## run A
==> flow/design.v (excerpt) <==
module mips_cpu
  (
    input clk,
    input rst,
    output [31:0] imem_addr,
    input [31:0] imem_data,
    output [31:0] dmem_addr,
    output [31:0] dmem_wdata,
    output dmem_we,
    output dmem_re,
    input [31:0] dmem_rdata
  );
Size: roughly 8600 cells after synthesis, ~1400 flip-flops, roughly 77000 um2 of cells after synthesis.
clock: 9.99 ns
lec_check: 0
abc_area: 0
cap_margin: 20
cell_pad_in_sites_detail_placement: 1
cell_pad_in_sites_global_placement: 2
core_margin: 2
core_utilization: 71
hold_slack_margin: 0.04
max_routing_layer: met4
min_routing_layer: met2
place_density_lb_addon: 0.07
slew_margin: 20
run.sh (not shown) runs the stock make flow with config.mk's settings and CLKGATE_MAP_FILE=.
Run A did not finish; a tool error ended it in global placement without I/O.
For run B, these inputs were changed with respect to run A:
# run A
export LEC_CHECK = 0
export ABC_AREA = 0
export CAP_MARGIN = 20
export CELL_PAD_IN_SITES_DETAIL_PLACEMENT = 1
export CELL_PAD_IN_SITES_GLOBAL_PLACEMENT = 2
export CORE_MARGIN = 2
export CORE_UTILIZATION = 71
export HOLD_SLACK_MARGIN = 0.04
export MAX_ROUTING_LAYER = met4
export MIN_ROUTING_LAYER = met2
export PLACE_DENSITY_LB_ADDON = 0.07
export SLEW_MARGIN = 20
create_clock -name core_clock -period 9.99 [get_ports {clk}]
# run B
export LEC_CHECK = 0
export CAP_MARGIN = 20
export CORE_MARGIN = 2
export CORE_UTILIZATION = 72
export CTS_CLUSTER_SIZE = 48
export PLACE_DENSITY_LB_ADDON = 0.0
export SLEW_MARGIN = 20
create_clock -name core_clock -period 4.35 [get_ports {clk}]
The runs compared here, run B and run A, all ended either early or with open violations.
Status: run B FAILED at global routing (tool error)
The floorplan row count was comparable across run B and run A.
Any difference in share of synthesized cell area in and, or, nand and nor gates between run A and run B is small enough to ignore.
Diff run A -> run B: post-synthesis mux area share held, number of distinct library cells after synthesis closely matched the old numbers, initial core utilization moved up, chip height went down 2.3 um.
Re synthesized area: no difference whatsoever between run B and run A.
On run B: x dimension of the die is 0.69% lower than what run A gave.
Floorplan check, run B vs run A: die outline smaller in run B
Of run B and run A, the run reporting the higher core area was run A.
On area reported by Yosys stat, run B and run A are neck and neck.
Edits applied to the flow inputs when going from run B to run C:
# run B
export LEC_CHECK = 0
export CAP_MARGIN = 20
export CORE_MARGIN = 2
export CORE_UTILIZATION = 72
export CTS_CLUSTER_SIZE = 48
export PLACE_DENSITY_LB_ADDON = 0.0
export SLEW_MARGIN = 20
create_clock -name core_clock -period 4.35 [get_ports {clk}]
# run C
export LEC_CHECK = 0
export CAP_MARGIN = 20
export CORE_MARGIN = 2
export CORE_UTILIZATION = 72
export CTS_CLUSTER_DIAMETER = 364
export CTS_CLUSTER_SIZE = 31
export SLEW_MARGIN = 20
create_clock -name core_clock -period 4.35 [get_ports {clk}]
==> comparison <==
Run C never completed; the flow aborted with a tool error in global routing.
The total number of H-tree levels number comes out higher for run B vs run C.
From run C to run B, Yosys chip area did not move at all.
Diff run B and run C: minimum setup slack after placement higher in run C
From run B to run C, count of instantiated cells in the yosys netlist did not move at all.
Summary of run C over run B: post-synthesis share of cell area spent on and, or, nand and nor gates flat; share of flip-flops with an asynchronous set or reset flat; share of synthesized area spent on multiplexers flat.
[inputs] run D vs run C
# run C
export LEC_CHECK = 0
export CAP_MARGIN = 20
export CORE_MARGIN = 2
export CORE_UTILIZATION = 72
export CTS_CLUSTER_DIAMETER = 364
export CTS_CLUSTER_SIZE = 31
export SLEW_MARGIN = 20
create_clock -name core_clock -period 4.35 [get_ports {clk}]
# run D
export LEC_CHECK = 0
export CAP_MARGIN = 20
export CORE_MARGIN = 4
export CORE_UTILIZATION = 40
export MAX_ROUTING_LAYER = met4
export PLACE_DENSITY = 0.41
export SLEW_MARGIN = 35
create_clock -name core_clock -period 10.0 [get_ports {clk}]
Results
| placed instance area | higher: run C |. As far as count of flip-flops with a built-in enable after synthesis goes, run D and run C are indistinguishable; the numbers are identical. Re worst-case setup slack after placement: run C was lower than run D. Run C has a lower clock buffer count from CTS than run D. Taking run C as the reference point, the vertical die size of run D rises by 120 um. Cmp run D and run C / CTS H-tree depth / higher: run D. Run D | status: complete | timing, DRC, antenna: pass.

Setup of rev 12:
mips_cpu again, from the RTL that the note above started with.
Settings: LEC_CHECK=0, CAP_MARGIN=20, CELL_PAD_IN_SITES_DETAIL_PLACEMENT=0, CELL_PAD_IN_SITES_GLOBAL_PLACEMENT=3, CORE_MARGIN=10, CORE_UTILIZATION=37, CTS_CLUSTER_DIAMETER=45, CTS_CLUSTER_SIZE=31, GPL_TIMING_DRIVEN=1, HOLD_SLACK_MARGIN=0.05, MAX_ROUTING_LAYER=met4, MIN_ROUTING_LAYER=met2, PLACE_DENSITY=0.55, SLEW_MARGIN=20; clock period 10.0 ns.
Rev 12: it failed with a tool error in global routing (5_1_grt), so there are no final results.
Setup changes, rev 12 to rev 13
Settings: PLACE_DENSITY_LB_ADDON: unset -> 0.03; HOLD_SLACK_MARGIN: 0.05 -> unset; PLACE_DENSITY: 0.55 -> unset; CELL_PAD_IN_SITES_GLOBAL_PLACEMENT: 3 -> 1; CTS_CLUSTER_DIAMETER: 45 -> unset; TNS_END_PERCENT: unset -> 55; CORE_UTILIZATION: 37 -> 41; CAP_MARGIN: 20 -> 35; CELL_PAD_IN_SITES_DETAIL_PLACEMENT: 0 -> 1; CTS_CLUSTER_SIZE: 31 -> unset; ABC_AREA: unset -> 0; GPL_TIMING_DRIVEN: 1 -> unset; CORE_MARGIN: 10 -> 2; the clock period (ns, I/O delays scaled along): 10.0 -> 12.1.
### Flow results
Cell area after synthesis: rev 13 vs rev 12 — no meaningful difference. Relative to rev 12, rev 13 improves area of the chip. Reported for rev 12 and rev 13, total of hold buffers inserted after clock tree synthesis turned out identical to the last digit. Of rev 12 and rev 13, the run reporting the higher floorplan die width was rev 12. Comparing rev 13 against rev 12, there is no change at all in summed standard-cell area reported by yosys. Count of library flops with an enable pin: rev 13 vs rev 12 identical. Tool error GRT-0116 stopped rev 13 during global routing (5_1_grt); no final results. | total CTS buffers | higher: rev 12 |. On rev 13: number of placement rows is 8 lower than what rev 12 gave. Placed wire-length estimate (higher): rev 13.
